// chip_to_symbol
module chip_to_symbol 
(
input logic         i_clk,
input logic         i_rst_n,
input logic         i_stream,
input logic         i_stream_valid,
output logic [3:0]  o_symbol,
output logic        o_symbol_valid       
);
Size: about 24000 sq um of cells after synthesis.
==> flow/config.mk <==
export PLATFORM = sky130hd
export DESIGN_NAME = chip_to_symbol
export DESIGN_NICKNAME = chip_to_symbol
export VERILOG_FILES = /design/flow/design.v
export SDC_FILE = /design/flow/constraint.sdc
export NUM_CORES = 4
export LEC_CHECK = 0
export ABC_AREA = 0
export CAP_MARGIN = 20
export CELL_PAD_IN_SITES_DETAIL_PLACEMENT = 0
export CELL_PAD_IN_SITES_GLOBAL_PLACEMENT = 0
export CORE_MARGIN = 2
export CORE_UTILIZATION = 72
export CTS_CLUSTER_DIAMETER = 45
export CTS_CLUSTER_SIZE = 22
export GPL_TIMING_DRIVEN = 1
export PLACE_DENSITY_LB_ADDON = 0.29
export SETUP_SLACK_MARGIN = -0.19
export SLEW_MARGIN = 35
==> flow/constraint.sdc <==
create_clock -name core_clock -period 4.38 [get_ports {i_clk}]
set_input_delay 0.8760 -clock core_clock [delete_from_list [all_inputs] [get_ports {i_clk}]]
set_output_delay 0.8760 -clock core_clock [all_outputs]
set_load 0.01 [all_outputs]
run.sh (not shown) runs the stock make flow with config.mk's settings and CLKGATE_MAP_FILE=.
The first run produced a layout that fails on negative setup slack.
Edit:
- ABC_AREA: 0 -> default
- CELL_PAD_IN_SITES_DETAIL_PLACEMENT: 0 -> default
- CELL_PAD_IN_SITES_GLOBAL_PLACEMENT: 0 -> default
- CORE_UTILIZATION: 72 -> 21
- CTS_CLUSTER_DIAMETER: 45 -> default
- CTS_CLUSTER_SIZE: 22 -> default
- GPL_TIMING_DRIVEN: 1 -> default
- PLACE_DENSITY_LB_ADDON: 0.29 -> default
- SETUP_SLACK_MARGIN: -0.19 -> default
- SLEW_MARGIN: 35 -> 20
- clock period: 4.38 -> 15.6 ns (I/O delays scaled with it)
Result: The new run ran to the end with no violations. Register-to-register slack gets better by 11 ns. Non-clock buffer count shrinks by 313. Setup slack gets better by 7.5 ns. Design area shrinks by 7.3%. Flip-flop count stays the same. Die size grows to 3.4 times its value. Area after synthesis does not change. Final cell count grows by 20%.
Edit:
- CORE_UTILIZATION: 21 -> 40
- SETUP_SLACK_MARGIN: default -> -0.44
- clock period: 15.6 -> 7.27 ns (I/O delays scaled with it)
Outcome: Wire length increases by 2.3%; via count rose by 1.4%; final area went down by 3.1%; clock-buffer cell count goes up by 1; critical path depth shrinks by 1; global-route usage goes up by 16 points; utilization came out higher by 20 points.
Edit:
- SETUP_SLACK_MARGIN: -0.44 -> default
- clock period: 7.27 -> 10.0 ns (I/O delays scaled with it)
Worst hold slack got worse by 0.014 ns.
Worst setup slack improved by 2.3 ns.
Design area goes down by 0.39%.
Cell count goes down by 0.35%.
Synthesized area is unchanged.

========
## red
chip_to_symbol again, from the RTL that the note above started with.
==> flow/config.mk <==
export PLATFORM = sky130hd
export DESIGN_NAME = chip_to_symbol
export DESIGN_NICKNAME = chip_to_symbol
export VERILOG_FILES = /design/flow/design.v
export SDC_FILE = /design/flow/constraint.sdc
export NUM_CORES = 4
export LEC_CHECK = 0
export ABC_AREA = 1
export CAP_MARGIN = 20
export CORE_ASPECT_RATIO = 0.5
export CORE_MARGIN = 2
export CORE_UTILIZATION = 57
export CTS_CLUSTER_DIAMETER = 236
export CTS_CLUSTER_SIZE = 97
export PLACE_DENSITY = 0.4
export SLEW_MARGIN = 20
export TNS_END_PERCENT = 15
==> flow/constraint.sdc <==
create_clock -name core_clock -period 10.0 [get_ports {i_clk}]
set_input_delay 2.0000 -clock core_clock [delete_from_list [all_inputs] [get_ports {i_clk}]]
set_output_delay 2.0000 -clock core_clock [all_outputs]
set_load 0.01 [all_outputs]
red went all the way through synthesis, placement and routing and the layout is clean on timing, DRC and antenna.
Input changes introduced in blue (baseline for comparison: red):
Settings: an added CELL_PAD_IN_SITES_DETAIL_PLACEMENT of 1; a change of CORE_MARGIN from 2 to 8; a deleted CORE_ASPECT_RATIO that had been 0.5; an added HOLD_SLACK_MARGIN of -0.08; a change of CTS_CLUSTER_DIAMETER from 236 to 267; an added MAX_ROUTING_LAYER of met4; a change of TNS_END_PERCENT from 15 to 70; a deleted CTS_CLUSTER_SIZE that had been 97; a change of CORE_UTILIZATION from 57 to 27; a deleted PLACE_DENSITY that had been 0.4.
--- outcome ---
- Transition time at the pin with the least slew margin (blue over red): increase, 0.078 ns
- blue ended with more clock period minus worst slack than red.
- | relative slew slack | blue vs red | 5.2 points lower |
- Taking red as the reference, in blue inserted tap cell count went up 550; register-to-register slack increased by 0.13 ns relative to the old numbers; detailed-routed wire length on met2 moved up.
- Going from red to blue, fmax shrank by a few percent.
Edits applied to the flow inputs when going from blue to green:
Settings: MAX_ROUTING_LAYER: met4 -> unset; ABC_AREA: 1 -> unset; CORE_UTILIZATION: 27 -> 61; CORE_MARGIN: 8 -> 2; CELL_PAD_IN_SITES_DETAIL_PLACEMENT: 1 -> unset; HOLD_SLACK_MARGIN: -0.08 -> unset; CTS_CLUSTER_DIAMETER: 267 -> unset.
--- outcome ---
Via count ends up higher on green.
green against blue: buffer count excluding the clock tree in the final layout moved up; wire length of the first global-routing pass went down by about 3.2%; average cell area after synthesis +14%; cell total after placement shows a reduction of 19%; fmax went down by about 4.5%.
Looking only at worst setup margin, and setting everything else aside, the higher value of blue and green goes to blue.
Between green and blue, it is green whose overall routed net length is lower, by 3.7%.
For orange, these inputs were changed with respect to green:
Settings: GPL_TIMING_DRIVEN: unset -> 1; CORE_MARGIN: 2 -> 7; MIN_ROUTING_LAYER: unset -> met2; TNS_END_PERCENT: 70 -> unset; CTS_CLUSTER_SIZE: unset -> 58; HOLD_SLACK_MARGIN: unset -> 0.12; CORE_ASPECT_RATIO: unset -> 1.03; SLEW_MARGIN: 20 -> 15; CORE_UTILIZATION: 61 -> 40; ABC_AREA: unset -> 1.
### Flow results
Sequential cell area fraction in the yosys report: orange and green compared, higher one is orange. Between orange and green, it is orange whose final cell count is higher, by 468. The setup slack of orange is smaller than that of green. Going from green to orange, total standard cell area after synthesis went down by about 5%, buffer count excluding the clock tree in the final layout went up by 15%.
